==> lagoon <==
==> flow/design.v <==
`timescale 1ns / 1ps
module clock_div  #(
	parameter int COUNT_VAL = 1)(
    input logic clock,
    input logic reset,
    output logic div_clock,
    output logic tick
    );
logic [$clog2(COUNT_VAL):0] count;
localparam COUNT_VAL_n = COUNT_VAL / 2;
assign tick = (count == COUNT_VAL_n - 1) && (div_clock == 1'b0);
always_ff @(posedge clock or posedge reset)
    begin
        if(reset) begin
           count <= 'b0;
           div_clock <= 'b0;
         end
         else if (count == COUNT_VAL_n -1) begin
           count <= 'b0;
           div_clock <= ~div_clock;
         end
         else begin
           count <= count +1;
           div_clock <= div_clock; 
         end
    end
endmodule
`timescale 1ns / 1ps
module vga_controller #( 
    parameter h_actv_pixel = 640,
    parameter h_sync_pulse = 96,
    parameter h_back_porch = 48,
    parameter h_front_porch = 16,
    parameter h_sync_pol = 0,
    parameter v_actv_pixel = 480,
    parameter v_sync_pulse = 2,
    parameter v_back_porch = 33,
    parameter v_front_porch = 10,
    parameter v_sync_pol = 0    
)(
    input logic clk,    
    input logic ce,     
    input logic reset,  
    output logic h_sync,  
    output logic v_sync,  
    output logic [11:0] h_counter_out,  
    output logic [11:0] v_counter_out,  
    output logic disp_enable   
    );
    localparam v_tot_pixel = v_sync_pulse + v_back_porch + v_actv_pixel + v_front_porch;
    localparam h_tot_pixel = h_sync_pulse + h_back_porch + h_actv_pixel + h_front_porch;
    localparam beg_of_v_sync = v_actv_pixel + v_front_porch ;
    localparam end_of_v_sync = v_sync_pulse + v_actv_pixel + v_front_porch -1 ;
    localparam beg_of_h_sync = h_actv_pixel + h_front_porch ;
    localparam end_of_h_sync = h_sync_pulse + h_actv_pixel + h_front_porch -1 ;
    logic [11:0]  v_counter;
    logic [11:0]  h_counter;
    always_ff @(posedge clk or  posedge reset )begin
        if (reset)begin     
            v_counter <= 0;  
            h_counter <= 0;
            h_sync <= ~h_sync_pol;
            v_sync <= ~v_sync_pol;
            h_counter_out <= 0;
            v_counter_out <= 0;
        end
        else if (ce) begin
            h_counter_out <= h_counter;
            v_counter_out <= v_counter;
            if (h_counter < (h_tot_pixel-1))begin
                h_counter <= h_counter + 1 ;
            end
            else begin
                h_counter <= 0;
                if (v_counter < (v_tot_pixel -1))
                    v_counter <= v_counter + 1 ;
                else 
                    v_counter <= 0;
            end
            if(h_counter >= beg_of_h_sync && h_counter <= end_of_h_sync)begin
                h_sync <= h_sync_pol; 
            end           
            else begin
                h_sync <= ~h_sync_pol;
            end
            if (v_counter >= beg_of_v_sync && v_counter <= end_of_v_sync)
                v_sync <= v_sync_pol;
            else
                v_sync <= ~v_sync_pol;
        end
    end 
    always_ff @(posedge clk or  posedge reset)begin
        if(reset)begin
            disp_enable <= 0;
        end
        else if (ce) begin
            if ((v_counter <= v_actv_pixel-1) & (h_counter <= h_actv_pixel-1) )
                disp_enable <= 1;
            else 
                disp_enable <= 0; 
            end
    end
endmodule
`timescale 1ns / 1ps
module line_drawer(
    input logic [11:0] nx0,ny0,nx1,ny1,
    input logic  disp_en,
    input logic [11:0] v_cntr,
    input logic [11:0] h_cntr,
    input logic clk,
    input logic ce,
    input logic rst, 
    input logic Vsync,
    output logic [11:0] y, x
    );
    logic [11:0] x0;
    logic [11:0] y0;
    logic [11:0] x1;
    logic [11:0] y1;
    logic [11:0] n,w;
    logic [11:0] w0,n0,w1,n1;
    localparam logic [1:0] set_drawer = 2'd0;
    localparam logic [1:0] loop_drawer = 2'd1;
    localparam logic [1:0] low_high = 2'd2;
    localparam logic [1:0] reset_state = 2'd3;
    logic [1:0] drw_s;  
    logic [11:0] dw,dn;
    int  D;
    localparam int offset_D = 32'hffff;
    logic [11:0] w_cntr;
    logic low_or_high;   
    logic n_dir ; 
    always_ff @(posedge clk or posedge rst)begin
            if(rst)begin
                x0 <= 12'd2;
                y0 <= 12'd7;
                x1 <= 12'd9;
                y1 <= 12'd2;
                w0 <= 'd0;
                n0 <= 'd0;
                w1 <= 'd0;
                n1 <= 'd0;
                n <= 'd0;
                w <= 'd0;
                dw <= 'd0;
                dn <= 'd0;
                D <= 0;
                n_dir <= 1'b0;
                low_or_high <= 1'b0;
                x <= 12'hfff;
                y <= 12'hfff;
                w_cntr <= 'd0;
                drw_s <= low_high;
            end 
            else if (ce) begin
                case(drw_s) 
                    low_high:begin
                                if(x0 >  x1 && y0 > y1 )begin
                                    if((x0 - x1) > (y0 - y1))begin
                                        low_or_high <= 1'b1 ;
                                    end
                                    else begin
                                        low_or_high <= 1'b0 ;
                                    end
                                end
                                else if(x0 >  x1 && y0 < y1 )begin
                                    if((x0 - x1) > (y1 - y0))begin
                                        low_or_high <= 1'b1 ;
                                    end
                                    else begin
                                        low_or_high <= 1'b0 ;
                                    end
                                end
                                else if(x0 <  x1 && y0 > y1 )begin
                                    if((x1 - x0) > (y0 - y1))begin
                                        low_or_high <= 1'b1 ;
                                    end
                                    else begin
                                        low_or_high <= 1'b0 ;
                                    end
                                end
                                else if(x0 <  x1 && y0 < y1 )begin
                                    if((x1 - x0) > (y1 - y0))begin
                                        low_or_high <= 1'b1 ;
                                    end
                                    else begin
                                        low_or_high <= 1'b0 ;
                                    end
                                end 
                                drw_s <= set_drawer;                                                                                            
                            end
                    set_drawer:begin
                                    if(low_or_high == 1'b1)begin  
                                        if(x0 > x1)begin 
                                            {w0, n0, w1, n1} <= {x1,y1,x0,y0}; 
                                            dw <= x0 - x1;
                                            if(y0 > y1) begin
                                                dn <= y0 - y1;
                                                D <= 2*(y0 - y1) - (x0 - x1) + offset_D; 
                                                n_dir <= 1'b0;  
                                            end
                                            else begin
                                                dn <= y1 - y0;
                                                D <= 2*(y1 - y0) - (x0 - x1) + offset_D; 
                                                n_dir <= 1'b0;  
                                            end
                                            n <= y1;
                                            w <= x1; 
                                            w_cntr <= 'd0;
                                            drw_s <= loop_drawer;
                                        end
                                        else begin
                                            {w0, n0, w1, n1} <= {x0,y0,x1,y1}; 
                                            dw <= x1 - x0;
                                            if(y1 > y0) begin
                                                dn <= y1 - y0;
                                                D <= 2*(y1 - y0) - (x1 - x0) + offset_D;
                                                n_dir <= 1'b1;  
                                            end
                                            else begin
                                                dn <= y0 - y1;
                                                D <= 2*(y0 - y1) - (x1 - x0) + offset_D;
                                                n_dir <= 1'b0;  
                                            end
                                            n <= y0;
                                            w <= x0; 
                                            w_cntr <= 'd0;
                                            drw_s <= loop_drawer;
                                        end
                                    end
                                    else begin     
                                        if(y0 > y1)begin 
                                           {w0, n0, w1, n1} <= {y1,x1,y0,x0}; 
                                           dw <= y0 - y1; 
                                           if(x0 > x1) begin
                                               dn <= x0 - x1;
                                               n_dir <= 1'b0;  
                                               D <= 2*(x0 - x1) - (y0 - y1) + offset_D;
                                           end
                                           else begin
                                               dn <= x1 - x0;
                                               n_dir <= 1'b1;  
                                               D <= 2*(x1 - x0) - (y0 - y1) + offset_D;
                                           end
                                           n <= x0;
                                           w <= y1; 
                                           w_cntr <= 'd0;
                                           drw_s <= loop_drawer;
                                        end
                                        else begin  
                                            {w0, n0, w1, n1} <= {y0,x0,y1,x1}; 
                                            dw <= y1 - y0;
                                            if(x0 > x1) begin
                                              dn <= x0 - x1;
                                              n_dir <= 1'b0;  
                                              D <= 2*(x0 - x1) - (y1 - y0) + offset_D;
                                            end
                                            else begin
                                              dn <= x1 - x0;
                                              n_dir <= 1'b1;  
                                              D <= 2*(x1 - x0) - (y1 - y0) + offset_D;
                                            end
                                            n <= x0;
                                            w <= y0; 
                                            w_cntr <= 'd0;
                                            drw_s <= loop_drawer;
                                        end
                                    end
                                end
                    loop_drawer:begin
                                    if(low_or_high == 1'b1)
                                        {x,y} <= {w,n};
                                    else
                                        {x,y} <= {n,w};
                                    if(  (low_or_high == 1'b1) && (h_cntr +1 == w0 + w_cntr) ||    ((low_or_high == 1'b0) && (v_cntr == w0 + w_cntr && h_cntr > n ) ))begin  
                                        w_cntr <= w_cntr + 1;  
                                        w <= w + 1;
                                        if( D > (12'd0 + offset_D) )begin   
                                            if(n_dir == 1'b0)begin 
                                                n <= n - 1;
                                            end
                                            if(n_dir == 1'b1)begin 
                                                n <= n + 1; 
                                            end
                                            D <= D - 2*dw  + 2*dn;
                                        end
                                        else begin
                                        D <= D + 2*dn;
                                        end
                                    end 
                                    if(((low_or_high == 1'b1) && (w_cntr + w0 == w1)) ||    ((low_or_high == 1'b0) && (w_cntr + w0 == w1+1))) begin  
                                        w_cntr <= 'd0; 
                                        n <= n0;
                                        w <= w0;
                                        drw_s <= set_drawer;   
                                    end
                                end
                endcase        
                if(x0 != nx0 || y0 != ny0 || x1 != nx1 || y1 != ny1)begin
                    {x0, y0, x1, y1} <= {nx0, ny0, nx1, ny1};
                    drw_s <= low_high;
                end
            end
        end
endmodule
`timescale 1ns / 1ps
module drawing_line_top(
    input logic clk,
    input logic rst,
    output logic Hsync,
    output logic Vsync,
    output logic [3:0] vgaRed,
    output logic [3:0] vgaGreen,
    output logic [3:0] vgaBlue,
    input logic [11:0] x0,y0,x1,y1,
    output logic disp_en,
    output logic vga_clk,
    output logic [11:0] v_cntr, h_cntr
    );
    logic  vga_clk_buff;
    logic  vga_ce;
    clock_div#(4) vga_clk_mod(.clock(clk), .reset(rst), .div_clock(vga_clk_buff), .tick(vga_ce) ); 
    logic [11:0] v_cntr_buff, h_cntr_buff;
    logic Hsync_buff, Vsync_buff, disp_en_buff;   
    vga_controller#(
         .h_actv_pixel(50), 
         .h_sync_pulse(2),
         .h_back_porch(1),
         .h_front_porch(3),
         .h_sync_pol(0),
         .v_actv_pixel(60),
         .v_sync_pulse(1),
         .v_back_porch(1),
         .v_front_porch(1),
         .v_sync_pol(0)
    ) vgatxt(.clk(clk), .ce(vga_ce), .reset(rst), .h_sync(Hsync_buff), .v_sync(Vsync_buff), .h_counter_out(h_cntr_buff), .v_counter_out(v_cntr_buff), .disp_enable(disp_en_buff));
    logic [11:0] pix_y,pix_x;  
    line_drawer drw1(.nx0(x0), .nx1(x1),.disp_en(disp_en_buff), .rst(rst), .Vsync(Vsync_buff), .ny0(y0), .ny1(y1), .v_cntr(v_cntr_buff), .h_cntr(h_cntr_buff), .clk(clk), .ce(vga_ce), .y(pix_y), .x(pix_x)); 
    logic [3:0] red_r, green_r, blue_r;  
    assign {vgaRed, vgaGreen, vgaBlue} = {red_r, green_r, blue_r}; 
    always_ff @(posedge clk or posedge rst)begin
        if (rst) begin
            {red_r, green_r, blue_r} <= {4'b0 ,4'b0 , 4'b0};
        end
        else if (vga_ce) begin
            if (( (h_cntr_buff == pix_x && v_cntr_buff == pix_y ))&& disp_en_buff == 1'b1 )begin
                {red_r, green_r, blue_r} <= {4'hf,4'b0,4'b0};
            end  
            else if (disp_en_buff == 1'b1) begin
                {red_r, green_r, blue_r} <= {4'b1111,4'b1111,4'b1111};
            end
            else begin
                {red_r, green_r, blue_r} <= {4'b0 ,4'b0 , 4'b0}; 
            end
        end
    end
    assign vga_clk = vga_clk_buff;
    always_ff @(posedge clk or posedge rst)begin
        if (rst) begin
            v_cntr <= 12'd0;
            h_cntr <= 12'd0;
            Vsync <= 1'b1;
            Hsync <= 1'b1;
            disp_en <= 1'b0;
        end
        else if (vga_ce) begin
            v_cntr <= v_cntr_buff;
            h_cntr <= h_cntr_buff;
            Vsync <= Vsync_buff;
            Hsync <= Hsync_buff;
            disp_en <= disp_en_buff;
        end
    end
endmodule
==> flow/run.sh <==
#!/bin/bash
# the make line also repeats each setting of config.mk as NAME=value (left out here)
make -C /OpenROAD-flow-scripts/flow DESIGN_CONFIG=/design/flow/config.mk WORK_HOME=/design/flow/orfs CLKGATE_MAP_FILE= finish
==> flow/config.mk <==
export PLATFORM = sky130hd
export DESIGN_NAME = drawing_line_top
export DESIGN_NICKNAME = drawing_line_top
export VERILOG_FILES = /design/flow/design.v
export SDC_FILE = /design/flow/constraint.sdc
export NUM_CORES = 4
export LEC_CHECK = 0
export ABC_AREA = 0
export CAP_MARGIN = 20
export CORE_ASPECT_RATIO = 0.66
export CORE_MARGIN = 2
export CORE_UTILIZATION = 40
export CTS_CLUSTER_SIZE = 81
export GPL_TIMING_DRIVEN = 0
export HOLD_SLACK_MARGIN = 0.16
export MAX_ROUTING_LAYER = met4
export PLACE_DENSITY_LB_ADDON = 0.26
export SLEW_MARGIN = 20
==> flow/constraint.sdc <==
create_clock -name core_clock -period 10.0 [get_ports {clk}]
set_input_delay 2.0000 -clock core_clock [delete_from_list [all_inputs] [get_ports {clk}]]
set_output_delay 2.0000 -clock core_clock [all_outputs]
set_load 0.01 [all_outputs]
==> inputs of sierra, as changes to lagoon <==
CAP_MARGIN = 40   (was 20)
CELL_PAD_IN_SITES_GLOBAL_PLACEMENT = 0   (was default)
CORE_ASPECT_RATIO = 0.55   (was 0.66)
CORE_UTILIZATION = 72   (was 40)
CTS_CLUSTER_SIZE = 40   (was 81)
GPL_TIMING_DRIVEN = default   (was 0)
HOLD_SLACK_MARGIN = default   (was 0.16)
PLACE_DENSITY = 0.65   (was default)
PLACE_DENSITY_LB_ADDON = default   (was 0.26)
SLEW_MARGIN = 30   (was 20)
==> flow/constraint.sdc (replaced) <==
create_clock -name core_clock -period 8.64 [get_ports {clk}]
set_input_delay 1.7280 -clock core_clock [delete_from_list [all_inputs] [get_ports {clk}]]
set_output_delay 1.7280 -clock core_clock [all_outputs]
set_load 0.01 [all_outputs]
==> inputs of amber, as changes to lagoon <==
ABC_AREA = 1   (was 0)
CORE_ASPECT_RATIO = default   (was 0.66)
CORE_UTILIZATION = 58   (was 40)
CTS_CLUSTER_SIZE = 97   (was 81)
GPL_TIMING_DRIVEN = default   (was 0)
HOLD_SLACK_MARGIN = default   (was 0.16)
MAX_ROUTING_LAYER = default   (was met4)
PLACE_DENSITY_LB_ADDON = 0.08   (was 0.26)
==> flow/constraint.sdc (replaced) <==
create_clock -name core_clock -period 4.48 [get_ports {clk}]
set_input_delay 0.8960 -clock core_clock [delete_from_list [all_inputs] [get_ports {clk}]]
set_output_delay 0.8960 -clock core_clock [all_outputs]
set_load 0.01 [all_outputs]
==> results.txt <==
run metrics: cell family with most CP delay=adder cells, Syn Area/Cell=6.558 um^2, status=no timing/DRC/antenna violations, number of logged tool warnings=94, met2 usage=0.6363, worst stage delay on the critical path=0.64 ns, Dominant comb cell=simple AND/OR/NAND/NOR gates, yosys stat area=32,380 um^2, Initial Utilization=0.5867, Top Layer Used=met5, crit path cell chain=inv_2 > ha_1 > inv_1 > fa_2 > inv_1 > ha_1 > ha_1 > fa_1 > nand3_1 > nand2_1 > a31oi_2 > xnor2_1 > nor2_1 > nor2_1 > o21ai_0 > nand3_1 > nand3_1 > nand2_1 > nor2_1 > a21oi_1, Inverters=567, WL final=118.7 mm, minimum clock period after layout=4.360 ns
The numbers above come from amber.

==> results.txt <==
run metrics: crit path cell chain=inv_1 > ha_1 > clkbuf_1 > and3_1 > o21ai_0 > a31oi_1 > nor4_1 > a211oi_1 > clkbuf_1 > xor2_1 > ha_1 > a21o_1 > and2_1 > o21ai_0 > nand2b_1 > a221oi_1 > o21ai_0 > xor2_1 > nor2_1 > a21oi_1 > o211ai_1 > a32oi_1, Top Layer Used=met4, status=no timing/DRC/antenna violations, number of logged tool warnings=92, Dominant comb cell=AND-OR/OR-AND gates, worst stage delay on the critical path=0.78 ns, Syn Area/Cell=7.884 um^2, met2 usage=0.4022, Inverters=231, Initial Utilization=0.4055
The numbers above come from lagoon.

==> results.txt <==
run metrics: status=no timing/DRC/antenna violations, Top Layer Used=met4, Slew Limit Headroom=0.3213, crit path cell chain=inv_1 > ha_1 > and3_1 > o21ai_0 > a31oi_1 > xor2_1 > inv_1 > ha_1 > ha_1 > o21ai_0 > nor2_1 > o41ai_1 > o2111ai_1 > a21oi_1 > a2bb2oi_1 > xor2_1 > o21ai_0 > nand4_1 > a32oi_1, DIE AREA=44,620 um^2, WL final=115.6 mm, post-CTS setup buffer count=0, cell family with most CP delay=AND-OR/OR-AND gates, Syn Area/Cell=7.884 um^2, Dominant comb cell=AND-OR/OR-AND gates, met2 usage=0.6566, yosys stat area=30,870 um^2, worst stage delay on the critical path=0.65 ns, number of logged tool warnings=97, Initial Utilization=0.7270
The numbers above come from sierra.

